### design/flow/run.sh
#!/bin/bash
# the make line also repeats each setting of config.mk as NAME=value (left out here)
make -C /OpenROAD-flow-scripts/flow DESIGN_CONFIG=/design/flow/config.mk WORK_HOME=/design/flow/orfs CLKGATE_MAP_FILE= finish
### design/flow/config.mk
export PLATFORM = sky130hd
export DESIGN_NAME = serial
export DESIGN_NICKNAME = serial
export VERILOG_FILES = /design/flow/design.v
export SDC_FILE = /design/flow/constraint.sdc
export NUM_CORES = 4
export LEC_CHECK = 0
export CAP_MARGIN = 20
export CELL_PAD_IN_SITES_GLOBAL_PLACEMENT = 0
export CORE_ASPECT_RATIO = 1.41
export CORE_MARGIN = 2
export CORE_UTILIZATION = 69
export GPL_ROUTABILITY_DRIVEN = 1
export GPL_TIMING_DRIVEN = 1
export MAX_ROUTING_LAYER = met4
export PLACE_DENSITY = 0.62
export SLEW_MARGIN = 20
export TNS_END_PERCENT = 85
### design/flow/constraint.sdc
create_clock -name core_clock -period 13.0 [get_ports {clk}]
set_input_delay 2.6000 -clock core_clock [delete_from_list [all_inputs] [get_ports {clk}]]
set_output_delay 2.6000 -clock core_clock [all_outputs]
set_load 0.01 [all_outputs]
### design/flow/design.v
`timescale 100fs/100fs
module serial
    (  
      input  clk  
    , input  reset  
    , input  enable  
    , input  can_send
    , input [7:0] data_in
    , input  in_stb
    , output wire [7:0] data_out
    , output wire  out_stb
    );
  wire [8:0] c_ds_app_arg;
  wire  c_ds_app_arg_0;
  reg [5:0] maybeToBoola_c_ds_app_arg;
  wire [7:0] c_ds_app_arg_1;
  wire [6:0] result_0;
  wire [7:0] a;
  wire [12:0] result_1;
  reg [6:0] result_2;
  wire [6:0] c_case_alt;
  reg [6:0] c_case_alt_0;
  wire [1:0] dir;
  wire [6:0] c_case_alt_1;
  wire [6:0] c_case_alt_2;
  wire [6:0] c_case_alt_3;
  wire [3:0] a1;
  reg [4:0] inp_n;
  wire signed [63:0] c_inp_n_app_arg;
  reg [5:0] c_app_arg;
  wire [5:0] c_case_alt_4;
  reg [5:0] c_case_alt_5;
  reg [5:0] c_case_alt_6;
  wire [0:0] ctr;
  wire [1:0] ctr_0;
  wire [2:0] ctr_1;
  reg [5:0] result_3;
  reg [5:0] c_case_alt_7;
  reg [5:0] c_case_alt_8;
  reg [5:0] c_case_alt_9;
  wire [20:0] c_case_scrut;
  wire signed [63:0] wild;
  wire signed [63:0] c_wild_app_arg;
  wire  c_ds_app_arg_2;
  reg [31:0] maybeToBoola_c_ds_app_arg_0;
  wire [5:0] c_ds_app_arg_3;
  wire [32:0] result_4;
  wire [5:0] a_0;
  wire signed [63:0] c_r_app_arg;
  wire [15:0] result_5;
  wire signed [63:0] c_ds1_app_arg;
  wire [16:0] r;
  wire [15:0] result_6;
  wire signed [63:0] c_r_app_arg_0;
  wire [15:0] result_7;
  reg [32:0] c_app_arg_0;
  wire [64:0] result_8;
  wire [15:0] x;
  wire [15:0] y;
  wire [3:0] n;
  wire [3:0] n_0;
  wire [3:0] n_1;
  reg [31:0] ds1;
  wire [16:0] r_0;
  wire [16:0] r_1;
  reg [36:0] maybeToBoola_c_ds_app_arg_1;
  wire [8:0] result_9;
  wire [45:0] c_case_alt_10;
  wire [8:0] c_app_arg_1;
  wire [8:0] c_case_alt_11;
  wire [7:0] result_10;
  wire signed [63:0] c_app_arg_2;
  wire signed [63:0] c_app_arg_3;
  wire [31:0] a_1;
  wire [3:0] c_app_arg_4;
  wire [4:0] z;
  wire [3:0] result_11;
  wire [3:0] digitIdx;
  wire [32:0] c_app_arg_5;
  wire [31:0] n_2;
  wire [32:0] number;
  reg [265:0] maybeToBoola_c_ds_app_arg_2;
  wire [8:0] result_12;
  wire signed [63:0] c_wild3_app_arg;
  wire [255:0] result_13;
  wire [255:0] c_app_arg_6;
  wire [4:0] c_app_arg_7;
  wire [4:0] c_app_arg_8;
  wire signed [63:0] c_wild3_app_arg_0;
  wire [7:0] result_14;
  wire [8:0] c_app_arg_9;
  wire [274:0] result_15;
  wire  canSend;
  wire [7:0] a_2;
  wire signed [63:0] wild3;
  wire signed [63:0] wild3_0;
  wire  doSend;
  wire [4:0] readPointer1;
  wire [4:0] writePointer1;
  wire [255:0] memory1;
  wire [7:0] a1_0;
  wire [9:0] eta;
  wire [7:0] c_bv;
  wire signed [63:0] result_selection_res;
  wire [0:0] c_case_alt_selection_9;
  wire [16:0] c_bv_0;
  wire [16:0] c_bv_1;
  wire [16:0] c_bv_2;
  wire [31:0] c_i_29;
  wire [31:0] c_i_31;
  wire [8:0] result;
  assign eta = {can_send,   data_in,   in_stb};
  assign c_ds_app_arg = eta[0:0] ? {1'b1,eta[8:1]} : {1'b0,8'bxxxxxxxx};
  assign c_ds_app_arg_0 = c_ds_app_arg[8:8] ? 1'b1 : 1'b0;
  always @(posedge clk or  posedge  reset) begin : maybeToBoola_c_ds_app_arg_register
    if ( reset) begin
      maybeToBoola_c_ds_app_arg <= {3'b000,1'd1,2'bxx};
    end else if (c_ds_app_arg_0) begin
      maybeToBoola_c_ds_app_arg <= result_1[12:7];
    end
  end
  assign c_ds_app_arg_1 = c_ds_app_arg[8:8] ? a : 8'b00000111;
  assign result_0 = result_1[6:0];
  assign a = c_ds_app_arg[7:0];
  assign result_1 = {c_app_arg,   result_2};
  always @(*) begin
    case(maybeToBoola_c_ds_app_arg[5:3])
      3'b100 : result_2 = c_case_alt_0;
      3'b101 : result_2 = c_case_alt;
      default : result_2 = {1'b0,6'bxxxxxx};
    endcase
  end
  assign c_case_alt = inp_n[4:4] ? {1'b1,{2'b11,4'bxxxx}} : {1'b0,6'bxxxxxx};
  always @(*) begin
    case(dir)
      2'b00 : c_case_alt_0 = c_case_alt_3;
      2'b01 : c_case_alt_0 = c_case_alt_2;
      default : c_case_alt_0 = c_case_alt_1;
    endcase
  end
  assign dir = maybeToBoola_c_ds_app_arg[2:1];
  assign c_case_alt_1 = inp_n[4:4] ? {1'b1,{2'b10,a1}} : {1'b0,6'bxxxxxx};
  assign c_case_alt_2 = inp_n[4:4] ? {1'b1,{2'b01,a1}} : {1'b0,6'bxxxxxx};
  assign c_case_alt_3 = inp_n[4:4] ? {1'b1,{2'b00,a1}} : {1'b0,6'bxxxxxx};
  assign a1 = inp_n[3:0];
  always @(*) begin
    case(c_ds_app_arg_1)
      8'b00000111 : inp_n = {1'b0,4'bxxxx};
      default : inp_n = {1'b1,$unsigned(c_inp_n_app_arg[0+:4])};
    endcase
  end
  assign c_bv = (c_ds_app_arg_1 & 8'b00001111);
  assign c_inp_n_app_arg = $unsigned({{(64-8) {1'b0}},c_bv});
  always @(*) begin
    case(maybeToBoola_c_ds_app_arg[5:3])
      3'b000 : c_app_arg = result_3;
      3'b001 : c_app_arg = c_case_alt_6;
      3'b010 : c_app_arg = c_case_alt_5;
      3'b011 : c_app_arg = c_case_alt_4;
      3'b100 : c_app_arg = {3'b000,1'd0,2'bxx};
      3'b101 : c_app_arg = {3'b110,3'bxxx};
      default : c_app_arg = {3'b110,3'bxxx};
    endcase
  end
  assign c_case_alt_4 = ctr ? {3'b011,ctr - 1'd1,2'bxx} : {3'b100,2'd1,1'bx};
  always @(*) begin
    case(ctr_0)
      2'd0 : c_case_alt_5 = {3'b100,2'd2,1'bx};
      default : c_case_alt_5 = {3'b010,ctr_0 - 2'd1,1'bx};
    endcase
  end
  always @(*) begin
    case(ctr_1)
      3'd0 : c_case_alt_6 = {3'b100,2'd0,1'bx};
      default : c_case_alt_6 = {3'b001,ctr_1 - 3'd1};
    endcase
  end
  assign ctr = maybeToBoola_c_ds_app_arg[2:2];
  assign ctr_0 = maybeToBoola_c_ds_app_arg[2:1];
  assign ctr_1 = maybeToBoola_c_ds_app_arg[2:0];
  assign result_selection_res = (($unsigned(wild)) <= 64'd1114111) ? 64'sd1 : 64'sd0;
  always @(*) begin
    case(result_selection_res)
      64'sd1 : result_3 = c_case_alt_7;
      default : result_3 = {6 {1'bx}};
    endcase
  end
  assign c_case_alt_selection_9 = maybeToBoola_c_ds_app_arg[2:2];
  always @(*) begin
    case(c_case_alt_selection_9)
      1'd0 : c_case_alt_7 = c_case_alt_9;
      1'd1 : c_case_alt_7 = c_case_alt_8;
      default : c_case_alt_7 = {6 {1'bx}};
    endcase
  end
  always @(*) begin
    case(c_case_scrut)
      21'd10 : c_case_alt_8 = {3'b101,3'bxxx};
      21'd100 : c_case_alt_8 = {3'b010,2'd3,1'bx};
      21'd102 : c_case_alt_8 = {3'b001,3'd6};
      21'd117 : c_case_alt_8 = {3'b011,1'd1,2'bxx};
      default : c_case_alt_8 = {6 {1'bx}};
    endcase
  end
  always @(*) begin
    case(c_case_scrut)
      21'd10 : c_case_alt_9 = {3'b000,1'd1,2'bxx};
      default : c_case_alt_9 = {6 {1'bx}};
    endcase
  end
  assign c_case_scrut = $unsigned(wild[0+:21]);
  assign wild = $signed(c_wild_app_arg);
  assign c_wild_app_arg = $unsigned({{(64-8) {1'b0}},c_ds_app_arg_1});
  assign c_ds_app_arg_2 = result_0[6:6] ? 1'b1 : 1'b0;
  always @(posedge clk or  posedge  reset) begin : maybeToBoola_c_ds_app_arg_0_register
    if ( reset) begin
      maybeToBoola_c_ds_app_arg_0 <= {16'd0,   16'd0};
    end else if (c_ds_app_arg_2) begin
      maybeToBoola_c_ds_app_arg_0 <= result_8[64:33];
    end
  end
  assign c_ds_app_arg_3 = result_0[6:6] ? a_0 : {2'b00,4'd0};
  assign result_4 = result_8[32:0];
  assign a_0 = result_0[5:0];
  assign c_r_app_arg = $unsigned({{(64-4) {1'b0}},n});
  assign c_bv_0 = (r_0);
  assign result_5 = (( c_bv_0[17-1] ) == 1'b0) ? (r_0[0+:16]) : 16'd65535;
  assign c_ds1_app_arg = $unsigned({{(64-4) {1'b0}},n_1});
  assign r =  y - ($unsigned(c_ds1_app_arg[0+:16]));
  assign c_bv_1 = (r);
  assign result_6 = (( c_bv_1[17-1] ) == 1'b0) ? (r[0+:16]) : (16'd0);
  assign c_r_app_arg_0 = $unsigned({{(64-4) {1'b0}},n_0});
  assign c_bv_2 = (r_1);
  assign result_7 = (( c_bv_2[17-1] ) == 1'b0) ? (r_1[0+:16]) : 16'd65535;
  always @(*) begin
    case(c_ds_app_arg_3[5:4])
      2'b11 : c_app_arg_0 = {1'b1,({{(32-16) {1'b0}},x}) * ({{(32-16) {1'b0}},y})};
      default : c_app_arg_0 = {1'b0,32'bxxxxxxxxxxxxxxxxxxxxxxxxxxxxxxxx};
    endcase
  end
  assign result_8 = {{ds1[31:16],   ds1[15:0]},
                     c_app_arg_0};
  assign x = maybeToBoola_c_ds_app_arg_0[31:16];
  assign y = maybeToBoola_c_ds_app_arg_0[15:0];
  assign n = c_ds_app_arg_3[3:0];
  assign n_0 = c_ds_app_arg_3[3:0];
  assign n_1 = c_ds_app_arg_3[3:0];
  always @(*) begin
    case(c_ds_app_arg_3[5:4])
      2'b00 : ds1 = {result_5,   y};
      2'b01 : ds1 = {x,   result_6};
      2'b10 : ds1 = {x,   result_7};
      default : ds1 = maybeToBoola_c_ds_app_arg_0;
    endcase
  end
  assign r_0 = x + ($unsigned(c_r_app_arg[0+:16]));
  assign r_1 = y + ($unsigned(c_r_app_arg_0[0+:16]));
  always @(posedge clk or  posedge  reset) begin : maybeToBoola_c_ds_app_arg_1_register
    if ( reset) begin
      maybeToBoola_c_ds_app_arg_1 <= {{1'b0,32'bxxxxxxxxxxxxxxxxxxxxxxxxxxxxxxxx},   4'd0};
    end else if (enable) begin
      maybeToBoola_c_ds_app_arg_1 <= c_case_alt_10[45:9];
    end
  end
  assign result_9 = c_case_alt_10[8:0];
  assign c_case_alt_10 = {{c_app_arg_5,
                           c_app_arg_4},   c_app_arg_1};
  assign c_app_arg_1 = (digitIdx < 4'd8) ? c_case_alt_11 : {1'b0,8'bxxxxxxxx};
  assign c_case_alt_11 = number[32:32] ? {1'b1,result_10} : {1'b0,8'bxxxxxxxx};
  assign result_10 = (a_1 <= 32'd9) ? ($unsigned(c_app_arg_2[0+:8])) : ($unsigned(c_app_arg_3[0+:8]));
  assign c_i_29 = (32'd48 | a_1);
  assign c_app_arg_2 = $unsigned({{(64-32) {1'b0}},c_i_29});
  assign c_i_31 = (a_1 + 32'd87);
  assign c_app_arg_3 = $unsigned({{(64-32) {1'b0}},c_i_31});
  assign a_1 = n_2 >> (64'sd28);
  assign c_app_arg_4 = number[32:32] ? result_11 : 4'd0;
  assign z = digitIdx + 4'd1;
  assign result_11 = (z > 5'd8) ? 4'd8 : (z[0+:4]);
  assign digitIdx = maybeToBoola_c_ds_app_arg_1[3:0];
  assign c_app_arg_5 = number[32:32] ? {1'b1,n_2 << (64'sd4)} : result_4;
  assign n_2 = number[31:0];
  assign number = maybeToBoola_c_ds_app_arg_1[36:4];
  always @(posedge clk or  posedge  reset) begin : maybeToBoola_c_ds_app_arg_2_register
    if ( reset) begin
      maybeToBoola_c_ds_app_arg_2 <= {{8'b00000001,   8'b00000001,   8'b00000001,   8'b00000001,   8'b00000001,
    8'b00000001,   8'b00000001,   8'b00000001,   8'b00000001,   8'b00000001,
    8'b00000001,   8'b00000001,   8'b00000001,   8'b00000001,   8'b00000001,
    8'b00000001,   8'b00000001,   8'b00000001,   8'b00000001,   8'b00000001,
    8'b00000001,   8'b00000001,   8'b00000001,   8'b00000001,   8'b00000001,
    8'b00000001,   8'b00000001,   8'b00000001,   8'b00000001,   8'b00000001,
    8'b00000001,   8'b00000001},   5'd0,   5'd0};
    end else if (enable) begin
      maybeToBoola_c_ds_app_arg_2 <= result_15[274:9];
    end
  end
  assign result_12 = result_15[8:0];
  assign c_wild3_app_arg = $unsigned({{(64-5) {1'b0}},writePointer1});
  genvar i;
  generate
  for (i=0;i<32;i=i+1) begin : vector_replace
    assign result_13[(31-i)*8+:8] = (wild3) == i ? a_2 : memory1[(31-i)*8+:8];
  end
  endgenerate
  assign c_app_arg_6 = result_9[8:8] ? result_13 : memory1;
  assign c_app_arg_7 = result_9[8:8] ? (writePointer1 + 5'd1) : writePointer1;
  assign c_app_arg_8 = doSend ? (readPointer1 + 5'd1) : readPointer1;
  assign c_wild3_app_arg_0 = $unsigned({{(64-5) {1'b0}},readPointer1});
  wire [7:0] vecArray [0:32-1];
  genvar i_0;
  generate
  for (i_0=0; i_0 < 32; i_0=i_0+1) begin : mk_array
    assign vecArray[(32-1)-i_0] = memory1[i_0*8+:8];
  end
  endgenerate
  assign result_14 = vecArray[(wild3_0)];
  assign c_app_arg_9 = doSend ? {1'b1,result_14} : {1'b0,8'bxxxxxxxx};
  assign result_15 = {{c_app_arg_6,
                       c_app_arg_7,   c_app_arg_8},   c_app_arg_9};
  assign canSend = eta[9:9];
  assign a_2 = result_9[7:0];
  assign wild3 = $signed(c_wild3_app_arg);
  assign wild3_0 = $signed(c_wild3_app_arg_0);
  assign doSend = canSend ? (writePointer1 > readPointer1) : 1'b0;
  assign readPointer1 = maybeToBoola_c_ds_app_arg_2[4:0];
  assign writePointer1 = maybeToBoola_c_ds_app_arg_2[9:5];
  assign memory1 = maybeToBoola_c_ds_app_arg_2[265:10];
  assign result = result_12[8:8] ? {a1_0,
                                    1'b1} : {{8 {1'bx}},   1'b0};
  assign a1_0 = result_12[7:0];
  assign data_out = result[8:1];
  assign out_stb = result[0:0];
endmodule
==> results of run 1 <==
stage by stage:
step / instances / utilization (%) / area (um^2)
2_1_floorplan: 2692 / - / 24200
3_3_place_gp: 3008 / 70.6 / 24400
3_5_place_dp: 3009 / 70.7 / 24400
4_1_cts: 3064 / 73.6 / 25400
5_1_grt: 3064 / 73.6 / 25400
6_report: 3064 / 73.6 / 25400
final cells by class:
| type | instances | area [um^2] |
|---|---|---|
| clock inverters | 15 | 196 |
| clock buffers | 40 | 808 |
| fillers | 2592 | 9130 |
| flip-flops and latches | 309 | 7770 |
| inverters | 270 | 1020 |
| multi-input cells | 1926 | 14600 |
| well taps | 456 | 571 |
| repair buffers | 48 | 430 |
per-layer routing:
| metal | wire [um] | up-vias | track usage, % |
|---|---|---|---|
| met4 | 5930 | 0 | 29.1 |
| li1 | - | 8776 | - |
| met1 | 23500 | 9736 | 41.7 |
| met3 | 4300 | 377 | 5.00 |
| met2 | 34600 | 886 | 67.0 |
| met5 | 0 | - | - |
==> results.cfg, run 1 <==
; implementation run metrics
[power]
p_per_area_nw_per_um2 = 118
p_comb_uw = 969
clkPwrFrac_pct = 30.1
pwr.group.clock_uw = 903
pg_seq_uw = 1130
power.group.top = sequential cells
combPwrFrac_pct = 32.3
irDropWorstVdd_mv = 0.139
switchingPower_uw = 1200
p_seq_share_pct = 37.6
power_uw = 3000
power.internal_uw = 1800
p_sw_share_pct = 40.0
p_leak_uw = 0.0118

[route]
wirelength_mm = 68.3
final_antenna_net_count = 0
n_antenna_cell = 0
vias = 19775
drt_iter0_drc = 1846
drcViolationCount = 0
detail_route.first_pass.iterations = 6
via_per_inst = 6.45
wl_per_cell_um = 22.3

[clocking]
cts_setup_buffers = 0
cts_sinks = 309
path_clk_slew_ns = 0.06
cts-root-buf = clkbuf_16
cts.path.max_buffers = 3
ctsHoldBuffers = 0
numCtsBuffers = 30
cts_tree = built
clk_latency_ns = 0.59
cts_resized = 0
cts-htree-levels = 1

[sta]
tightest_slew_ns = 1.09
rsz0062_at_grt = false
worst_slack_ns = 6.05
slew_headroom_pct = 27.2
hold_ws_ns = 0.479
final-max-slew-violation-count = 0
fin_setup_tns_ns = 0
layout_min_cycle_time_ns = 6.95
setup_viol = 0
finalHoldViolCount = 0
post-route-period-util_pct = 53.5
skew_ns = 0.0377
fmax_mhz = 144

[flow_run]
max-cap-violations = 0
warnings = 54

[synthesis]
ys_area_um2 = 24200
top_area_share_pct = 28.6
synthDistinctLibCells = 76
largest_area_cell = dfrtp_1
ys_seq_share_pct = 32.2
async_flop_share_pct = 100
synth.mux.area_fraction_pct = 2.90
edf_count = 0
netlist_instances = 2692
netlist_top_cells_count = nand2_1, o21ai_0, dfrtp_1
yosys.area_share.adder_pct = 23.9
yosys_warnings = 1
synth.logic.top_family = adder cells
xor_share_pct = 1.52
synth_flops = 309
ys_sh_simple_pct = 16.5
ff_type = dfrtp_1
top_cells_by_area = dfrtp_1, fa_1, ha_1, nand2_1, o21ai_0
ys_sh_aoi_pct = 15.7
synth.net_count = 3049
ys_cells = 2692
syn-cell-area_um2 = 24200
synth.most_common_cell = nand2_1
avgSynthCellArea_um2 = 8.97

[die]
die_h_um = 226
die_area_um2 = 36500
io_pins = 22
die_w_um = 162
fp_util_pct = 69.9
fp.coreArea_um2 = 34600
num_rows = 81

[critical_path]
critical_path.startpoint = maybeToBoola_c_ds_app_arg_2[2]$_DFFE_PP0P_
crit_slowest_cell = a2111oi_0
worstReg2RegEnd = maybeToBoola_c_ds_app_arg_1[31]$_DFFE_PP0P_
end_kind = output pin
path_class = reg2out
rrSetupSlack_ns = 6.10
timing.rr.start = maybeToBoola_c_ds_app_arg_0[7]$_DFFE_PP0P_
critical_path.max_fanout = 13
arrival_ns = 4.35
cpPeakStageDelay_ns = 0.77
cp_num_buf_inv = 3
crit_end = data_out[5]
cp_cell_sequence = inv_1 -> nor2_1 -> buf_4 -> a22oi_1 -> nor2_1 -> a31oi_1 -> nand4_1 -> a2111oi_0 -> a31oi_1 -> clkdlybuf4s50_1
crit_family = AND-OR/OR-AND gates
critPathLaunchType = flop
worstPathRequired_ns = 10.40
worstSetupPathDepth = 10
r2r_cells = 20

[global_route]
grt_max_degree = 166
overflow = 0
grt_pass1_wl_mm = 108
grt_antenna_before_repair = 0
grt_pass1_vias = 20293
grt_usage_pct = 39.2

[placement]
place_congestion = 0.943
post-place-ws_ns = 5.84
port_buffers = 20
dp_hpwl_mm = 48.4

[hold_path]
hold_depth = 2
min_path_type = reg2reg
min_to = maybeToBoola_c_ds_app_arg_2[26]$_DFFE_PP1P_
hp-start = maybeToBoola_c_ds_app_arg_2[26]$_DFFE_PP1P_

[status]
status = timing/DRC/antenna clean

[finish]
area_delta_synth_final_pct = 5.30
final_nets = 2942
==> run 2, diff against run 1 <==
ABC_AREA = 1   (was unset)
CELL_PAD_IN_SITES_GLOBAL_PLACEMENT = unset   (was 0)
CORE_ASPECT_RATIO = unset   (was 1.41)
CORE_UTILIZATION = 72   (was 69)
GPL_ROUTABILITY_DRIVEN = unset   (was 1)
GPL_TIMING_DRIVEN = unset   (was 1)
MAX_ROUTING_LAYER = unset   (was met4)
PLACE_DENSITY = unset   (was 0.62)
TNS_END_PERCENT = unset   (was 85)
clock period = 7.05 ns   (was 13.0 ns; I/O delays follow)
==> results.cfg, run 2 <==
; implementation run metrics
[finish]
final_util_pct = 77.4
seqCellArea_um2 = 7770
final_nets = 3845
logic_area_um2 = 15100
area_delta_synth_final_pct = 6.03
fin_area_um2 = 27500
fill_cells = 2567

[global_route]
grtUsageMet2_pct = 68.3
grt_max_degree = 143
met3_usage_pct = 10.3
use_met1_pct = 54.2
overflow = 0
grt-busiest-layer = met2
grt_pass1_vias = 24434
grt_usage_pct = 42.8
grt_antenna_before_repair = 2
grt_pass1_wl_mm = 127

[power]
combPwrFrac_pct = 26.6
p_sw_share_pct = 36.3
irDropWorstVdd_mv = 0.343
clkPwrFrac_pct = 32.1
power.internal_uw = 3890
pg_seq_uw = 2520
p_per_area_nw_per_um2 = 222
p_comb_uw = 1620
pwr.group.clock_uw = 1960
p_seq_share_pct = 41.3
p_leak_uw = 0.0148
switchingPower_uw = 2220
power.group.top = sequential cells

[sta]
fin_setup_tns_ns = 0
worst_slack_ns = 0.902
final-max-slew-violation-count = 0
hold_ws_ns = 0.477
skew_ns = 0.0264
tightest_slew_ns = 1.03
fmax_mhz = 163
slew_headroom_pct = 31.3
layout_min_cycle_time_ns = 6.15
finalHoldViolCount = 0
setup_viol = 0
post-route-period-util_pct = 87.2
rsz0062_at_grt = false

[die]
die_h_um = 194
io_pins = 22
num_rows = 69
fp_util_pct = 73.0
die_area_um2 = 37500
fp.coreArea_um2 = 35500
die_w_um = 194

[synthesis]
syn-cell-area_um2 = 25900
largest_area_cell = dfrtp_1
synth.most_common_cell = nand2_1
xor_share_pct = 0.811
top_cells_by_area = dfrtp_1, nand2_1, fa_1, inv_1, ha_1
avgSynthCellArea_um2 = 7.29
synth.logic.top_family = simple AND/OR/NAND/NOR gates
netlist_top_cells_count = nand2_1, inv_1, dfrtp_1, nor2_1, o21ai_0
ff_type = dfrtp_1
ys_sh_simple_pct = 26.5
ys_seq_share_pct = 30.0
edf_count = 0
yosys.area_share.adder_pct = 22.3
top_area_share_pct = 26.7
yosys_warnings = 1
ys_cells = 3552
async_flop_share_pct = 100
synth_flops = 309
synth.mux.area_fraction_pct = 0
synthDistinctLibCells = 46
ys_area_um2 = 25900
synth.net_count = 3909
netlist_instances = 3552
ys_sh_aoi_pct = 8.48

[route]
wirelength_mm = 78.0
detail_route.first_pass.iterations = 6
wl_per_cell_um = 19.6
final_antenna_net_count = 0
via_per_inst = 6.00
n_antenna_cell = 0
drcViolationCount = 0
vias = 23858
drt_iter0_drc = 2522

[flow_run]
warnings = 54
max-cap-violations = 0

[hold_path]
min_path_type = reg2reg
hp-start = maybeToBoola_c_ds_app_arg_2[82]$_DFFE_PP1P_
min_to = maybeToBoola_c_ds_app_arg_2[82]$_DFFE_PP1P_
hold_depth = 2

[clocking]
cts_tree = built
numCtsBuffers = 35
cts_setup_buffers = 0
cts_resized = 0
cts-root-buf = clkbuf_16
cts_sinks = 309
cts.path.max_buffers = 3
clk_latency_ns = 0.58
ctsHoldBuffers = 0
path_clk_slew_ns = 0.06
cts-htree-levels = 2

[critical_path]
end_kind = flop
cpPeakStageDelay_ns = 0.95
rrSetupSlack_ns = 0.90
crit_slowest_cell = dfrtp_1
worstSetupPathDepth = 22
r2r_cells = 22
worstReg2RegEnd = maybeToBoola_c_ds_app_arg_1[22]$_DFFE_PP0P_
path_class = reg2reg
crit_end = maybeToBoola_c_ds_app_arg_1[22]$_DFFE_PP0P_
critical_path.startpoint = maybeToBoola_c_ds_app_arg_0[8]$_DFFE_PP0P_
cp_num_buf_inv = 7
timing.rr.start = maybeToBoola_c_ds_app_arg_0[8]$_DFFE_PP0P_
critical_path.max_fanout = 22
path_common_cell = inv_1
worstPathRequired_ns = 7.51
arrival_ns = 6.61
crit_family = adder cells
critPathLaunchType = flop
cp_cell_sequence = nand2_1 -> fa_1 -> inv_1 -> fa_1 -> inv_1 -> fa_1 -> inv_1 -> fa_1 -> fa_1 -> inv_1 -> fa_1 -> inv_1 -> ha_1 -> nand2_1 -> inv_1 -> nand2_1 -> nor3_1 -> a21oi_1 -> inv_1 -> nand2_1 -> nand3_1 -> nand2_1

[placement]
port_buffers = 20
dpl_cell_area_um2 = 26300
dp_hpwl_mm = 56.8
place_congestion = 0.982
post-place-ws_ns = 1.05

[status]
status = timing/DRC/antenna clean
[run 2: layout make-up]
type | instances | share of cell area, %
clock buffer | 48 | 3.51
sequential | 309 | 28.3
tap | 461 | 2.10
timing repair buffer | 41 | 1.39
multi-input combinational | 2452 | 54.9
inverter | 649 | 8.88
clock inverter | 16 | 0.915
[run 2: layer usage]
metal / wire length [um] / share of wire, %
met1: 28400 / 36
met2: 36100 / 46
met3: 8940 / 11
met4: 4600 / 5.9
met5: 11 / 0.014
[run 2: per-stage QoR]
step | instances | power (uW)
after global placement | 3912 | 3980
after detailed placement | 3912 | 4080
after global routing | 3976 | 6380
final | 3976 | 6110
after CTS | 3976 | 6040
after floorplan | 3552 | 3520
==> run 3, diff against run 2 <==
ABC_AREA = unset   (was 1)
CELL_PAD_IN_SITES_GLOBAL_PLACEMENT = 0   (was unset)
CORE_ASPECT_RATIO = 1.41   (was unset)
CTS_CLUSTER_DIAMETER = 360   (was unset)
GPL_ROUTABILITY_DRIVEN = 1   (was unset)
GPL_TIMING_DRIVEN = 1   (was unset)
MAX_ROUTING_LAYER = met4   (was unset)
PLACE_DENSITY_LB_ADDON = 0.0   (was unset)
TNS_END_PERCENT = 85   (was unset)
clock period = 5.08 ns   (was 7.05 ns; I/O delays follow)
==> results.cfg, run 3 <==
; implementation run metrics
[route]
wirelength_mm = 85.5
wl_met2_mm = 40.1
drt_iter0_drc = 2794
via_per_inst = 6.94
drcViolationCount = 0
dr_wl_met3_mm = 9.18
vias = 22695
detail_route.first_pass.iterations = 10
drt-met1-wl_mm = 25.8
final_antenna_net_count = 0
routed.top_layer = met4
wl_per_cell_um = 26.1

[critical_path]
critical_path.startpoint = maybeToBoola_c_ds_app_arg_0[4]$_DFFE_PP0P_
cpPeakStageDelay_ns = 0.57
end_kind = flop
crit_slowest_cell = fa_1
path_common_cell = fa_1
path_class = reg2reg
cp_cell_sequence = buf_4 -> buf_4 -> and2_1 -> fa_1 -> inv_2 -> fa_1 -> fa_1 -> inv_1 -> fa_1 -> fa_1 -> inv_1 -> fa_1 -> inv_1 -> ha_4 -> buf_6 -> nand2_2 -> o211ai_1 -> o211ai_1 -> o211ai_1 -> buf_4 -> a41oi_2 -> xnor2_1 -> o21ai_1
critical_path.max_fanout = 6
rrSetupSlack_ns = -1.02
crit_end = maybeToBoola_c_ds_app_arg_1[35]$_DFFE_PP0P_
timing.rr.start = maybeToBoola_c_ds_app_arg_0[4]$_DFFE_PP0P_
cp_num_buf_inv = 8
critPathLaunchType = flop
worstReg2RegEnd = maybeToBoola_c_ds_app_arg_1[35]$_DFFE_PP0P_
r2r_cells = 23
crit_family = adder cells
arrival_ns = 6.53
worstPathRequired_ns = 5.52
worstSetupPathDepth = 23

[finish]
final_nets = 3150
final_util_pct = 84.2
fin_area_um2 = 27800
area_delta_synth_final_pct = 15.1
fill_cells = 1788
logic_area_um2 = 15300
seqCellArea_um2 = 7790

[global_route]
grt_max_degree = 83
grt_usage_pct = 47.9
grt_pass1_wl_mm = 124
grt_pass1_vias = 23132
grt_antenna_before_repair = 8
overflow = 0

[synthesis]
syn-cell-area_um2 = 24200
ys_cells = 2692
synth.net_count = 3049
ff_type = dfrtp_1
top_area_share_pct = 28.6
ys_sh_simple_pct = 16.5
largest_area_cell = dfrtp_1
synth.most_common_cell = nand2_1
synth.mux.area_fraction_pct = 2.90
synth_flops = 309
async_flop_share_pct = 100
synthDistinctLibCells = 76
top_cells_by_area = dfrtp_1, fa_1, ha_1, nand2_1, o21ai_0
synth.logic.top_family = adder cells
netlist_instances = 2692
yosys.area_share.adder_pct = 23.9
ys_seq_share_pct = 32.2
yosys_warnings = 1
netlist_top_cells_count = nand2_1, o21ai_0, dfrtp_1
ys_area_um2 = 24200
edf_count = 0
ys_sh_aoi_pct = 15.7
avgSynthCellArea_um2 = 8.97
xor_share_pct = 1.52

[power]
p_sw_share_pct = 40.3
pg_seq_uw = 2770
pwr.group.clock_uw = 2310
p_comb_uw = 3090
power.internal_uw = 4880
irDropWorstVdd_mv = 0.382
switchingPower_uw = 3290
clkPwrFrac_pct = 28.2
p_leak_uw = 0.0129
p_seq_share_pct = 33.9
combPwrFrac_pct = 37.9
p_per_area_nw_per_um2 = 294
power.group.top = combinational cells

[placement]
place_congestion = 1.00
dpl_cell_area_um2 = 25900
dp_hpwl_mm = 55.9
port_buffers = 20
post-place-ws_ns = -0.794

[clocking]
cts.path.max_buffers = 3
numCtsBuffers = 30
cts_sinks = 309
cts_tree = built
path_clk_slew_ns = 0.07
cts-root-buf = clkbuf_16
cts-htree-levels = 1
clk_latency_ns = 0.59

[sta]
layout_min_cycle_time_ns = 6.10
post-route-period-util_pct = 120
slew_headroom_pct = 27.3
finalHoldViolCount = 0
tightest_slew_ns = 1.09
worst_slack_ns = -1.02
rsz0062_at_grt = true
final-max-slew-violation-count = 0
setup_viol = 24
skew_ns = 0.0208
fmax_mhz = 164

[status]
failed_checks = setup timing
status = failed layout checks

[die]
die_h_um = 221
io_pins = 22
die_w_um = 158
fp_util_pct = 73.2
num_rows = 79
fp.coreArea_um2 = 33000
die_area_um2 = 35100

[hold_path]
hold_depth = 2
min_to = maybeToBoola_c_ds_app_arg_2[167]$_DFFE_PP0P_
min_path_type = reg2reg
hp-start = maybeToBoola_c_ds_app_arg_2[167]$_DFFE_PP0P_

[flow_run]
warnings = 52
max-cap-violations = 0
## run 3: timing repair
| action | in CTS | in global routing |
|---|---|---|
| buffers inserted | 11 | 22 |
| hold buffers | 0 | 0 |
| setup endpoints to repair | 23 | 29 |
| pin swaps | 25 | 43 |
| resized | 77 | 83 |
## run 3: through the flow
stage                     std cells  hold WS, ns  TNS, ns  power, uW
after floorplan                2692        0.442   -14.60       4480
after global placement         3174        0.455   -10.31       5470
after detailed placement       3175        0.469   -13.74       5560
after CTS                      3241        0.484   -10.65       7860
after global routing           3270        0.507   -22.63       8400
final                          3270        0.481   -18.43       8170
## run 3: final cells by class
class                           instances  area share (%)
Clock buffer                           44            3.11
Sequential cell                       309            28.0
Clock inverter                         12           0.450
Timing Repair Buffer                  256            7.68
Tap cell                              445            2.00
Inverter                              270            3.67
Antenna cell                            8          0.0720
Multi-Input combinational cell       1926            55.0
## run 3: metal layers
| layer | track usage [%] | vias to the layer above |
|---|---|---|
| met4 | 41.3 | 0 |
| li1 | - | 9216 |
| met2 | 75.4 | 1859 |
| met5 | - | - |
| met3 | 13.9 | 833 |
| met1 | 48.0 | 10787 |
==> run 4, diff against run 3 <==
CELL_PAD_IN_SITES_GLOBAL_PLACEMENT = 2   (was 0)
CORE_ASPECT_RATIO = unset   (was 1.41)
CORE_MARGIN = 3   (was 2)
CORE_UTILIZATION = 54   (was 72)
CTS_CLUSTER_DIAMETER = unset   (was 360)
GPL_ROUTABILITY_DRIVEN = unset   (was 1)
GPL_TIMING_DRIVEN = unset   (was 1)
HOLD_SLACK_MARGIN = -0.06   (was unset)
MAX_ROUTING_LAYER = unset   (was met4)
PLACE_DENSITY_LB_ADDON = 0.07   (was 0.0)
TNS_END_PERCENT = 20   (was 85)
clock period = 6.73 ns   (was 5.08 ns; I/O delays follow)
==> results.cfg, run 4 <==
; implementation run metrics
[status]
status = timing/DRC/antenna clean

[power]
p_comb_uw = 1960
p_sw_share_pct = 38.6
clkPwrFrac_pct = 34.1
switchingPower_uw = 2390
power.internal_uw = 3810
combPwrFrac_pct = 31.6
p_per_area_nw_per_um2 = 237
p_leak_uw = 0.0121
power.group.top = sequential cells
p_seq_share_pct = 34.3
pg_seq_uw = 2130
pwr.group.clock_uw = 2110
irDropWorstVdd_mv = 0.345

[critical_path]
path_class = reg2reg
end_kind = flop
critical_path.startpoint = maybeToBoola_c_ds_app_arg_0[6]$_DFFE_PP0P_
arrival_ns = 6.80
cp_num_buf_inv = 4
critPathLaunchType = flop
crit_end = maybeToBoola_c_ds_app_arg_1[32]$_DFFE_PP0P_
cpPeakStageDelay_ns = 0.55
cp_cell_sequence = and2_1 -> fa_1 -> inv_1 -> fa_1 -> fa_1 -> inv_1 -> fa_1 -> fa_1 -> inv_1 -> fa_1 -> inv_1 -> ha_1 -> and4_1 -> and4_1 -> o21ai_0 -> a21boi_1 -> o211ai_1 -> o21ai_0 -> xnor2_1 -> o221ai_1
worstReg2RegEnd = maybeToBoola_c_ds_app_arg_1[32]$_DFFE_PP0P_
worstPathRequired_ns = 7.13
rrSetupSlack_ns = 0.33
path_common_cell = fa_1
worstSetupPathDepth = 20
timing.rr.start = maybeToBoola_c_ds_app_arg_0[6]$_DFFE_PP0P_
crit_slowest_cell = fa_1
r2r_cells = 20
critical_path.max_fanout = 13
crit_family = adder cells

[synthesis]
synthDistinctLibCells = 76
edf_count = 0
ys_sh_simple_pct = 16.5
synth.logic.top_family = adder cells
async_flop_share_pct = 100
netlist_top_cells_count = nand2_1, o21ai_0, dfrtp_1
ys_area_um2 = 24200
ff_type = dfrtp_1
xor_share_pct = 1.52
top_cells_by_area = dfrtp_1, fa_1, ha_1, nand2_1, o21ai_0
synth.most_common_cell = nand2_1
largest_area_cell = dfrtp_1
ys_cells = 2692
syn-cell-area_um2 = 24200
ys_seq_share_pct = 32.2
yosys.area_share.adder_pct = 23.9
yosys_warnings = 1
synth.net_count = 3049
netlist_instances = 2692
top_area_share_pct = 28.6
ys_sh_aoi_pct = 15.7
synth.mux.area_fraction_pct = 2.90
synth_flops = 309
avgSynthCellArea_um2 = 8.97

[sta]
fin_setup_tns_ns = 0
setup_viol = 0
finalHoldViolCount = 0
fmax_mhz = 156
post-route-period-util_pct = 95.1
skew_ns = 0.0179
tightest_slew_ns = 1.09
final-max-slew-violation-count = 0
slew_headroom_pct = 27.5
layout_min_cycle_time_ns = 6.40
rsz0062_at_grt = false

[die]
num_rows = 76
fp.coreArea_um2 = 43600
die_h_um = 217
fp_util_pct = 55.3
io_pins = 22
die_area_um2 = 47300
die_w_um = 217

[clocking]
cts-root-buf = clkbuf_16
clk_latency_ns = 0.56
cts-htree-levels = 2
cts_sinks = 309
ctsHoldBuffers = 0
cts_tree = built
numCtsBuffers = 37
cts.path.max_buffers = 3
path_clk_slew_ns = 0.06

[placement]
dpl_cell_area_um2 = 24900
place_congestion = 0.882
dp_hpwl_mm = 51.8
port_buffers = 20

[hold_path]
hp-start = maybeToBoola_c_ds_app_arg_2[236]$_DFFE_PP0P_
min_to = maybeToBoola_c_ds_app_arg_2[236]$_DFFE_PP0P_
min_path_type = reg2reg
hold_depth = 2

[finish]
final_nets = 2988
area_delta_synth_final_pct = 8.45
fill_cells = 3847
fin_area_um2 = 26200

[global_route]
grt_antenna_before_repair = 0
grt_usage_pct = 30.7
grt_max_degree = 177
overflow = 0
grt_pass1_vias = 20156
grt_pass1_wl_mm = 113

[route]
drt_iter0_drc = 1728
n_antenna_cell = 0
drcViolationCount = 0
detail_route.first_pass.iterations = 7
vias = 19362
via_per_inst = 5.97
final_antenna_net_count = 0
wl_per_cell_um = 21.8
wirelength_mm = 70.7

[flow_run]
warnings = 51
max-cap-violations = 0
[run 4: routing by layer]
layer	track usage (%)	routed length, um
met5	0	0
met4	16.8	4370
met3	4.56	3860
met2	52.5	34700
met1	37.5	27700
[run 4: timing repair]
action / CTS / global route
setup endpoints to repair: 0 / 4
hold endpoints to repair: 0 / 0
gates resized: 0 / 3
setup buffers: 0 / 0
[run 4: area by class of cell]
| cell class | count | area [um^2] | area share (%) |
|---|---|---|---|
| repair buffers | 87 | 752 | 2.87 |
| well taps | 585 | 732 | 2.79 |
| multi-input cells | 1926 | 14600 | 55.8 |
| clock buffers | 53 | 1080 | 4.11 |
| flip-flops and latches | 309 | 7780 | 29.7 |
| clock inverters | 14 | 213 | 0.812 |
| inverters | 270 | 1020 | 3.88 |
[run 4: stage by stage]
step,setup WS (ns),util (%),std cells,total power (uW),hold slack [ns]
floorplan,0.546,-,2692,3350,0.442
global placement,0.346,57.0,3176,4060,0.455
detailed placement,0.256,57.0,3176,4070,0.466
CTS,0.236,59.9,3243,6190,0.479
global route,0.00979,60.0,3244,6480,0.488
finish,0.332,60.0,3244,6200,0.475
==> run 5, diff against run 4 <==
ABC_AREA = 1   (was unset)
CELL_PAD_IN_SITES_GLOBAL_PLACEMENT = unset   (was 2)
CORE_MARGIN = 2   (was 3)
CORE_UTILIZATION = 72   (was 54)
CTS_CLUSTER_DIAMETER = 343   (was unset)
CTS_CLUSTER_SIZE = 25   (was unset)
HOLD_SLACK_MARGIN = unset   (was -0.06)
PLACE_DENSITY_LB_ADDON = 0.01   (was 0.07)
SETUP_SLACK_MARGIN = -0.12   (was unset)
TNS_END_PERCENT = unset   (was 20)
clock period = 4.45 ns   (was 6.73 ns; I/O delays follow)
==> results.cfg, run 5 <==
; implementation run metrics
[route]
wl_per_cell_um = 21.3
wirelength_mm = 88.4
dr_wl_met3_mm = 9.96
drt_iter0_drc = 3081
vias = 25795
drt-met1-wl_mm = 29.5
wl_met2_mm = 39.5
detail_route.first_pass.iterations = 7
via_per_inst = 6.21
n_antenna_cell = 0
final_antenna_net_count = 0
routed.top_layer = met4
drcViolationCount = 0

[die]
die_w_um = 194
fp.coreArea_um2 = 35500
num_rows = 69
fp_util_pct = 73.0
io_pins = 22
die_area_um2 = 37500
die_h_um = 194

[clocking]
cts.path.max_buffers = 3
cts_sinks = 309
clk_latency_ns = 0.57
cts-htree-levels = 1
cts_tree = built
numCtsBuffers = 16
cts-root-buf = clkbuf_16
path_clk_slew_ns = 0.12

[synthesis]
netlist_top_cells_count = nand2_1, inv_1, dfrtp_1, nor2_1, o21ai_0
edf_count = 0
top_cells_by_area = dfrtp_1, nand2_1, fa_1, inv_1, ha_1
ys_sh_aoi_pct = 8.48
synth_flops = 309
syn-cell-area_um2 = 25900
ys_seq_share_pct = 30.0
netlist_instances = 3552
synth.logic.top_family = simple AND/OR/NAND/NOR gates
synth.most_common_cell = nand2_1
largest_area_cell = dfrtp_1
yosys.area_share.adder_pct = 22.3
synthDistinctLibCells = 46
yosys_warnings = 1
synth.mux.area_fraction_pct = 0
xor_share_pct = 0.811
ys_area_um2 = 25900
ff_type = dfrtp_1
top_area_share_pct = 26.7
synth.net_count = 3909
ys_cells = 3552
ys_sh_simple_pct = 26.5
async_flop_share_pct = 100
avgSynthCellArea_um2 = 7.29

[hold_path]
min_to = maybeToBoola_c_ds_app_arg_2[40]$_DFFE_PP0P_
hp-start = maybeToBoola_c_ds_app_arg_2[40]$_DFFE_PP0P_
hold_depth = 2
min_path_type = reg2reg

[critical_path]
crit_slowest_cell = fa_1
critPathLaunchType = flop
worstPathRequired_ns = 4.89
end_kind = flop
timing.rr.start = maybeToBoola_c_ds_app_arg_0[21]$_DFFE_PP0P_
arrival_ns = 6.03
critical_path.startpoint = maybeToBoola_c_ds_app_arg_0[21]$_DFFE_PP0P_
cp_cell_sequence = buf_4 -> nand2_1 -> fa_1 -> inv_1 -> fa_1 -> fa_2 -> fa_1 -> fa_1 -> inv_1 -> fa_1 -> inv_1 -> ha_4 -> nand2_2 -> nor2_1 -> nand3_1 -> inv_1 -> nand3_2 -> nand2_1 -> nand2_1 -> nand3_1 -> nand2_1
cpPeakStageDelay_ns = 0.58
path_class = reg2reg
r2r_cells = 21
rrSetupSlack_ns = -1.14
worstSetupPathDepth = 21
crit_end = maybeToBoola_c_ds_app_arg_1[32]$_DFFE_PP0P_
worstReg2RegEnd = maybeToBoola_c_ds_app_arg_1[32]$_DFFE_PP0P_
cp_num_buf_inv = 5
critical_path.max_fanout = 6
path_common_cell = fa_1
crit_family = adder cells

[sta]
fin_setup_tns_ns = -22.54
setup_viol = 25
final-max-slew-violation-count = 0
post-route-period-util_pct = 126
layout_min_cycle_time_ns = 5.59
finalHoldViolCount = 0
slew_headroom_pct = 33.4
worst_slack_ns = -1.14
rsz0062_at_grt = true
hold_ws_ns = 0.490
fmax_mhz = 179
skew_ns = 0.0329
tightest_slew_ns = 0.995

[power]
p_seq_share_pct = 47.7
power.internal_uw = 5100
power_uw = 8360
irDropWorstVdd_mv = 0.557
combPwrFrac_pct = 31.4
pwr.group.clock_uw = 1750
pg_seq_uw = 3990
clkPwrFrac_pct = 20.9
p_per_area_nw_per_um2 = 282
p_sw_share_pct = 38.9
switchingPower_uw = 3250
p_leak_uw = 0.0158
p_comb_uw = 2620
power.group.top = sequential cells

[global_route]
grt_pass1_vias = 25804
grt_usage_pct = 45.1
grt_pass1_wl_mm = 134
grt_antenna_before_repair = 0
grt_max_degree = 111
overflow = 0

[placement]
dp_hpwl_mm = 61.1
place_congestion = 1.01
port_buffers = 20

[finish]
final_nets = 4038
logic_area_um2 = 16100
seqCellArea_um2 = 7800
fill_cells = 2042
area_delta_synth_final_pct = 14.4

[status]
failed_checks = setup timing
status = failed layout checks

[flow_run]
max-cap-violations = 0
warnings = 53
-- run 5: stage by stage --
step	utilization, %	cells	setup slack, ns	cell area, um^2
final	83.6	4152	-1.14	29600
after global routing	83.6	4152	-1.26	29600
after CTS	82.0	4140	-0.780	29100
after detailed placement	79.1	4089	-0.947	28100
after global placement	79.1	4089	-0.879	28100
after floorplan	-	3552	-0.543	26600
-- run 5: repair_timing --
| item | in CTS | in global routing |
|---|---|---|
| buffers inserted | 23 | 13 |
| setup endpoints to repair | 25 | 26 |
| gates cloned | 0 | 0 |
| gates resized | 131 | 118 |
| hold buffers | 0 | 0 |
| pin swaps | 57 | 84 |
| endpoints found under the hold margin | 0 | 0 |
-- run 5: routing by layer --
layer | up-vias | global-route usage, %
met5 | - | 0
met3 | 758 | 8.80
li1 | 11060 | -
met1 | 12022 | 53.8
met4 | 0 | 34.9
met2 | 1955 | 72.5
-- run 5: area by class of cell --
type / count / share of cell area (%)
clock buffer: 27 / 1.56
clock inverter: 1 / 0.0549
inverter: 649 / 8.25
multi-input combinational: 2452 / 54.2
sequential: 309 / 26.3
tap: 461 / 1.95
timing repair buffer: 253 / 7.63
==> run 6, diff against run 5 <==
ABC_AREA = unset   (was 1)
CELL_PAD_IN_SITES_GLOBAL_PLACEMENT = 3   (was unset)
CORE_ASPECT_RATIO = 1.08   (was unset)
CORE_UTILIZATION = 40   (was 72)
CTS_CLUSTER_DIAMETER = unset   (was 343)
CTS_CLUSTER_SIZE = unset   (was 25)
PLACE_DENSITY_LB_ADDON = unset   (was 0.01)
SETUP_SLACK_MARGIN = unset   (was -0.12)
clock period = 10.0 ns   (was 4.45 ns; I/O delays follow)
==> results.cfg, run 6 <==
; implementation run metrics
[status]
status = timing/DRC/antenna clean

[power]
p_per_area_nw_per_um2 = 157
irDropWorstVdd_mv = 0.185
p_comb_uw = 1290
combPwrFrac_pct = 31.5
pg_seq_uw = 1470
power.internal_uw = 2440
pwr.group.clock_uw = 1350
p_seq_share_pct = 35.7
p_leak_uw = 0.0119
power.group.top = sequential cells
p_sw_share_pct = 40.6
clkPwrFrac_pct = 32.8
switchingPower_uw = 1670

[sta]
fin_setup_tns_ns = 0
tightest_slew_ns = 1.05
slew_headroom_pct = 29.7
skew_ns = 0.0323
finalHoldViolCount = 0
setup_viol = 0
layout_min_cycle_time_ns = 6.88
post-route-period-util_pct = 68.8
rsz0062_at_grt = false
fmax_mhz = 145
final-max-slew-violation-count = 0

[critical_path]
worstSetupPathDepth = 20
arrival_ns = 7.36
crit_family = adder cells
end_kind = flop
rrSetupSlack_ns = 3.12
critPathLaunchType = flop
worstReg2RegEnd = maybeToBoola_c_ds_app_arg_1[26]$_DFFE_PP0P_
cp_cell_sequence = and2_1 -> fa_1 -> inv_1 -> fa_1 -> fa_1 -> fa_1 -> inv_1 -> fa_1 -> inv_1 -> fa_1 -> inv_1 -> ha_1 -> a21oi_1 -> o21ai_1 -> a211o_1 -> a21oi_1 -> o221ai_1 -> nor2b_1 -> a2111oi_0 -> a221o_1
worstPathRequired_ns = 10.48
path_class = reg2reg
cp_num_buf_inv = 4
critical_path.max_fanout = 21
crit_end = maybeToBoola_c_ds_app_arg_1[26]$_DFFE_PP0P_
critical_path.startpoint = maybeToBoola_c_ds_app_arg_0[21]$_DFFE_PP0P_
path_common_cell = fa_1
timing.rr.start = maybeToBoola_c_ds_app_arg_0[21]$_DFFE_PP0P_
cpPeakStageDelay_ns = 0.69
r2r_cells = 20
crit_slowest_cell = dfrtp_1

[route]
drt_iter0_drc = 1222
vias = 18923
via_per_inst = 5.50
n_antenna_cell = 0
wl_per_cell_um = 22.4
wirelength_mm = 77.1
drcViolationCount = 0
detail_route.first_pass.iterations = 7
final_antenna_net_count = 0

[synthesis]
synthDistinctLibCells = 76
synth.logic.top_family = adder cells
ys_sh_aoi_pct = 15.7
syn-cell-area_um2 = 24200
yosys.area_share.adder_pct = 23.9
synth.net_count = 3049
yosys_warnings = 1
ys_cells = 2692
netlist_instances = 2692
ff_type = dfrtp_1
synth_flops = 309
avgSynthCellArea_um2 = 8.97
edf_count = 0
top_cells_by_area = dfrtp_1, fa_1, ha_1, nand2_1, o21ai_0
xor_share_pct = 1.52
synth.most_common_cell = nand2_1
synth.mux.area_fraction_pct = 2.90
largest_area_cell = dfrtp_1
async_flop_share_pct = 100
ys_seq_share_pct = 32.2
ys_area_um2 = 24200
top_area_share_pct = 28.6
ys_sh_simple_pct = 16.5
netlist_top_cells_count = nand2_1, o21ai_0, dfrtp_1

[finish]
final_nets = 2960
logic_area_um2 = 14600
fill_cells = 5957
area_delta_synth_final_pct = 8.12
seqCellArea_um2 = 7780
final_util_pct = 43.7

[clocking]
cts.path.max_buffers = 3
clk_latency_ns = 0.56
numCtsBuffers = 39
cts_setup_buffers = 0
cts_resized = 0
ctsHoldBuffers = 0
path_clk_slew_ns = 0.06
cts-htree-levels = 2
cts_tree = built
cts_sinks = 309
cts-root-buf = clkbuf_16

[global_route]
overflow = 0
grt_pass1_wl_mm = 119
grt_usage_pct = 25.2
grt_max_degree = 170
grt_antenna_before_repair = 1
grt_pass1_vias = 19336

[placement]
place_congestion = 0.846
dp_hpwl_mm = 54.6
port_buffers = 20

[die]
die_h_um = 259
io_pins = 22
fp.coreArea_um2 = 59700
die_w_um = 240
die_area_um2 = 62400
fp_util_pct = 40.5
num_rows = 93

[hold_path]
hold_depth = 2
min_path_type = reg2reg
min_to = maybeToBoola_c_ds_app_arg_2[92]$_DFFE_PP0P_
hp-start = maybeToBoola_c_ds_app_arg_2[92]$_DFFE_PP0P_

[flow_run]
max-cap-violations = 0
warnings = 52
run 6: metrics by stage:
stage          instances  setup slack (ns)  area, um^2  hold slack [ns]  power [uW]
6_report            3441              3.12       26100            0.474        4110
5_1_grt             3441              2.75       26100            0.497        4330
4_1_cts             3441              3.11       26100            0.477        4140
3_5_place_dp        3369              3.15       24900            0.465        2780
3_3_place_gp        3369              3.29       24900            0.453        2780
2_1_floorplan       2692              3.82       24200            0.442        2250
run 6: cell type report:
cell class	instances	area share [%]
Multi-Input combinational cell	1926	56.0
Sequential cell	309	29.8
Clock buffer	60	4.23
Inverter	270	3.90
Tap cell	807	3.87
Timing Repair Buffer	57	1.88
Clock inverter	12	0.321
run 6: layer usage:
| metal | GRT usage, % | wire, um |
|---|---|---|
| met3 | 2.66 | 2570 |
| met1 | 30.5 | 31400 |
| met2 | 45.5 | 39800 |
| met5 | 0 | 0 |
| met4 | 10.2 | 3330 |
==> run 7, diff against run 6 <==
ABC_AREA = 1   (was unset)
CELL_PAD_IN_SITES_GLOBAL_PLACEMENT = unset   (was 3)
CORE_ASPECT_RATIO = unset   (was 1.08)
CORE_UTILIZATION = 72   (was 40)
CTS_CLUSTER_DIAMETER = 332   (was unset)
CTS_CLUSTER_SIZE = 10   (was unset)
SETUP_SLACK_MARGIN = 1.25   (was unset)
TNS_END_PERCENT = 10   (was unset)
clock period = 5.16 ns   (was 10.0 ns; I/O delays follow)
==> results.cfg, run 7 <==
; implementation run metrics
[status]
status = failed layout checks
failed_checks = setup timing

[critical_path]
path_class = reg2reg
timing.rr.start = maybeToBoola_c_ds_app_arg_0[5]$_DFFE_PP0P_
worstSetupPathDepth = 24
critical_path.max_fanout = 12
crit_slowest_cell = fa_1
path_common_cell = nand2_1
cp_cell_sequence = buf_4 -> nand2_1 -> inv_1 -> fa_1 -> inv_1 -> fa_1 -> inv_1 -> fa_1 -> fa_1 -> fa_1 -> inv_1 -> fa_1 -> inv_2 -> ha_4 -> nand2_1 -> nand2_1 -> inv_1 -> nand2_1 -> o21bai_2 -> nand2_1 -> nand3_1 -> nand2_1 -> nand3_2 -> nand2_1
end_kind = flop
crit_family = adder cells
rrSetupSlack_ns = -0.28
arrival_ns = 5.87
crit_end = maybeToBoola_c_ds_app_arg_1[28]$_DFFE_PP0P_
r2r_cells = 24
cp_num_buf_inv = 7
worstReg2RegEnd = maybeToBoola_c_ds_app_arg_1[28]$_DFFE_PP0P_
cpPeakStageDelay_ns = 0.56
critPathLaunchType = flop
critical_path.startpoint = maybeToBoola_c_ds_app_arg_0[5]$_DFFE_PP0P_
worstPathRequired_ns = 5.59

[sta]
fmax_mhz = 184
finalHoldViolCount = 0
skew_ns = 0.0327
slew_headroom_pct = 36.0
post-route-period-util_pct = 105
tightest_slew_ns = 0.959
layout_min_cycle_time_ns = 5.44
fin_setup_tns_ns = -3.87
rsz0062_at_grt = true
worst_slack_ns = -0.284
final-max-slew-violation-count = 0
setup_viol = 22

[power]
power.internal_uw = 5100
p_leak_uw = 0.0158
combPwrFrac_pct = 29.2
switchingPower_uw = 3170
p_sw_share_pct = 38.3
p_per_area_nw_per_um2 = 276
pg_seq_uw = 3470
p_seq_share_pct = 42.0
irDropWorstVdd_mv = 0.543
p_comb_uw = 2410
pwr.group.clock_uw = 2380
power_uw = 8270
power.group.top = sequential cells
clkPwrFrac_pct = 28.8

[global_route]
grt_pass1_wl_mm = 135
grt_max_degree = 119
grt_usage_pct = 45.7
grt_antenna_before_repair = 0
overflow = 0
grt_pass1_vias = 26390

[synthesis]
ys_seq_share_pct = 30.0
synth_flops = 309
async_flop_share_pct = 100
yosys_warnings = 1
netlist_top_cells_count = nand2_1, inv_1, dfrtp_1, nor2_1, o21ai_0
synth.mux.area_fraction_pct = 0
yosys.area_share.adder_pct = 22.3
edf_count = 0
avgSynthCellArea_um2 = 7.29
synth.logic.top_family = simple AND/OR/NAND/NOR gates
largest_area_cell = dfrtp_1
ys_sh_aoi_pct = 8.48
synth.net_count = 3909
ff_type = dfrtp_1
top_cells_by_area = dfrtp_1, nand2_1, fa_1, inv_1, ha_1
ys_area_um2 = 25900
xor_share_pct = 0.811
synth.most_common_cell = nand2_1
top_area_share_pct = 26.7
ys_sh_simple_pct = 26.5
syn-cell-area_um2 = 25900
netlist_instances = 3552
synthDistinctLibCells = 46
ys_cells = 3552

[route]
detail_route.first_pass.iterations = 9
drt-met1-wl_mm = 29.2
via_per_inst = 6.24
drcViolationCount = 0
drt_iter0_drc = 3303
n_antenna_cell = 0
vias = 25920
wl_met2_mm = 40.5
routed.top_layer = met4
final_antenna_net_count = 0
dr_wl_met3_mm = 9.96
wirelength_mm = 88.2
wl_per_cell_um = 21.2

[clocking]
cts.path.max_buffers = 3
cts-root-buf = clkbuf_16
cts_tree = built
clk_latency_ns = 0.57
cts_sinks = 309
numCtsBuffers = 36
path_clk_slew_ns = 0.06
cts-htree-levels = 2

[hold_path]
min_to = maybeToBoola_c_ds_app_arg_2[56]$_DFFE_PP0P_
hold_depth = 2
min_path_type = reg2reg
hp-start = maybeToBoola_c_ds_app_arg_2[56]$_DFFE_PP0P_

[die]
die_h_um = 194
die_w_um = 194
die_area_um2 = 37500
num_rows = 69
fp_util_pct = 73.0
io_pins = 22
fp.coreArea_um2 = 35500

[placement]
place_congestion = 1.01
dp_hpwl_mm = 59.8
port_buffers = 20

[finish]
area_delta_synth_final_pct = 15.6
fill_cells = 2021
final_nets = 4022

[flow_run]
max-cap-violations = 0
warnings = 58
-- run 7: metrics by stage --
stage          cells  utilization, %  hold WS [ns]  instance area [um^2]  worst slack (ns)
2_1_floorplan   3552               -         0.442                 26200            0.0420
3_3_place_gp    4057            77.6         0.455                 27500            -0.300
3_5_place_dp    4057            77.6         0.459                 27500            -0.373
4_1_cts         4147            82.7         0.473                 29300           -0.0718
5_1_grt         4151            84.4         0.486                 30000            -0.443
6_report        4151            84.4         0.472                 30000            -0.284
-- run 7: metal layers --
| layer | vias up | GRT usage [%] |
|---|---|---|
| met5 | - | 0 |
| met4 | 0 | 34.4 |
| met3 | 682 | 10.2 |
| met2 | 2040 | 74.6 |
| met1 | 12143 | 53.1 |
| li1 | 11055 | - |
-- run 7: timing repair --
item | in CTS | in global routing
resized | 147 | 190
setup endpoints to repair | 51 | 66
pin swaps | 68 | 80
hold buffers | 0 | 0
setup buffers | 27 | 4
-- run 7: area by class of cell --
| cell class | instances | area [um^2] | area share [%] |
|---|---|---|---|
| Multi-Input combinational cell | 2452 | 16200 | 54.1 |
| Timing Repair Buffer | 217 | 1860 | 6.22 |
| Tap cell | 461 | 577 | 1.93 |
| Clock buffer | 60 | 991 | 3.31 |
| Inverter | 649 | 2460 | 8.21 |
| Clock inverter | 3 | 45.0 | 0.150 |
| Sequential cell | 309 | 7810 | 26.1 |
==> run 8, diff against run 7 <==
CORE_UTILIZATION = 57   (was 72)
CTS_CLUSTER_DIAMETER = 154   (was 332)
CTS_CLUSTER_SIZE = unset   (was 10)
GPL_ROUTABILITY_DRIVEN = 1   (was unset)
PLACE_DENSITY_LB_ADDON = 0.21   (was unset)
SETUP_SLACK_MARGIN = 0.88   (was 1.25)
TNS_END_PERCENT = 15   (was 10)
clock period = 11.4 ns   (was 5.16 ns; I/O delays follow)
==> results.cfg, run 8 <==
; implementation run metrics
[route]
drcViolationCount = 0
wl_per_cell_um = 18.4
via_per_inst = 5.54
detail_route.first_pass.iterations = 5
wirelength_mm = 75.8
vias = 22818
n_antenna_cell = 0
drt_iter0_drc = 1993
final_antenna_net_count = 0

[sta]
post-route-period-util_pct = 57.3
fin_setup_tns_ns = 0
layout_min_cycle_time_ns = 6.54
slew_headroom_pct = 23.2
fmax_mhz = 153
skew_ns = 0.0285
finalHoldViolCount = 0
setup_viol = 0
tightest_slew_ns = 1.15
worst_slack_ns = 4.86
rsz0062_at_grt = false
final-max-slew-violation-count = 0

[clocking]
cts_tree = built
path_clk_slew_ns = 0.06
clk_latency_ns = 0.56
cts_sinks = 309
numCtsBuffers = 37
cts_setup_buffers = 0
cts-htree-levels = 2
cts_resized = 0
cts-root-buf = clkbuf_16
cts.path.max_buffers = 3
ctsHoldBuffers = 0

[power]
p_per_area_nw_per_um2 = 135
irDropWorstVdd_mv = 0.133
switchingPower_uw = 1320
clkPwrFrac_pct = 32.3
pwr.group.clock_uw = 1200
p_comb_uw = 971
power.group.top = sequential cells
pg_seq_uw = 1550
p_sw_share_pct = 35.5
p_seq_share_pct = 41.6
p_leak_uw = 0.0149
power.internal_uw = 2410
power_uw = 3730
combPwrFrac_pct = 26.1

[synthesis]
top_area_share_pct = 26.7
ys_sh_simple_pct = 26.5
top_cells_by_area = dfrtp_1, nand2_1, fa_1, inv_1, ha_1
synth.mux.area_fraction_pct = 0
avgSynthCellArea_um2 = 7.29
netlist_top_cells_count = nand2_1, inv_1, dfrtp_1, nor2_1, o21ai_0
edf_count = 0
synth.logic.top_family = simple AND/OR/NAND/NOR gates
ys_cells = 3552
synth.most_common_cell = nand2_1
yosys.area_share.adder_pct = 22.3
xor_share_pct = 0.811
synth_flops = 309
synth.net_count = 3909
netlist_instances = 3552
ff_type = dfrtp_1
ys_sh_aoi_pct = 8.48
synthDistinctLibCells = 46
ys_area_um2 = 25900
yosys_warnings = 1
syn-cell-area_um2 = 25900
largest_area_cell = dfrtp_1
async_flop_share_pct = 100
ys_seq_share_pct = 30.0

[critical_path]
rrSetupSlack_ns = 5.11
critical_path.max_fanout = 10
path_class = reg2out
cpPeakStageDelay_ns = 0.89
end_kind = output pin
worstSetupPathDepth = 13
critPathLaunchType = flop
r2r_cells = 23
crit_slowest_cell = nor3_1
arrival_ns = 4.26
cp_cell_sequence = inv_1 -> ha_1 -> inv_1 -> nor3_1 -> nand2_1 -> nand2_1 -> nor2_1 -> nand2_1 -> nor2_1 -> nand2_1 -> nor2_1 -> nor2_1 -> clkdlybuf4s50_1
worstPathRequired_ns = 9.12
timing.rr.start = maybeToBoola_c_ds_app_arg_0[7]$_DFFE_PP0P_
critical_path.startpoint = maybeToBoola_c_ds_app_arg_2[0]$_DFFE_PP0P_
worstReg2RegEnd = maybeToBoola_c_ds_app_arg_1[35]$_DFFE_PP0P_
crit_end = data_out[3]
crit_family = simple AND/OR/NAND/NOR gates
cp_num_buf_inv = 3

[finish]
area_delta_synth_final_pct = 6.70
final_nets = 3847
final_util_pct = 61.3
fill_cells = 4085
instances_no_fill = 4119

[hold_path]
hp-start = maybeToBoola_c_ds_app_arg_2[216]$_DFFE_PP0P_
hold_depth = 2
min_to = maybeToBoola_c_ds_app_arg_2[216]$_DFFE_PP0P_
min_path_type = reg2reg

[die]
fp.coreArea_um2 = 45100
num_rows = 78
die_h_um = 217
io_pins = 22
die_w_um = 217
die_area_um2 = 47200
fp_util_pct = 57.5

[global_route]
grt_pass1_vias = 23078
grt_max_degree = 174
overflow = 0
grt_pass1_wl_mm = 124
grt_antenna_before_repair = 0
grt_usage_pct = 33.4

[flow_run]
max-cap-violations = 0
warnings = 50

[placement]
port_buffers = 20
place_congestion = 0.961
place_inst = 4051
post-place-ws_ns = 4.88
dp_hpwl_mm = 55.8

[status]
status = timing/DRC/antenna clean
-- run 8: final cells by class --
cell class                 instances  area, um^2  area share (%)
timing repair buffer              41         370            1.34
clock buffer                      59        1150            4.16
multi-input combinational       2452       15100            54.5
clock inverter                     9        80.1           0.290
tap                              600         751            2.72
sequential                       309        7770            28.1
inverter                         649        2440            8.83
-- run 8: routing by layer --
metal | share of wire (%) | vias to the layer above | GRT usage [%] | routed length, um
met1 | 41 | 10985 | 44.5 | 31400
met2 | 45 | 923 | 53.4 | 34400
li1 | - | 10698 | - | -
met4 | 5.0 | 0 | 15.5 | 3770
met3 | 8.3 | 212 | 5.95 | 6270
met5 | 0 | - | 0 | 0
-- run 8: metrics by stage --
stage,hold slack [ns],instance area [um^2]
final,0.476,27600
after global placement,0.454,26400
after floorplan,0.442,25900
after detailed placement,0.463,26400
after global routing,0.492,27600
after CTS,0.478,27600
No activity file was given, so power comes from the tool's default toggle rates.
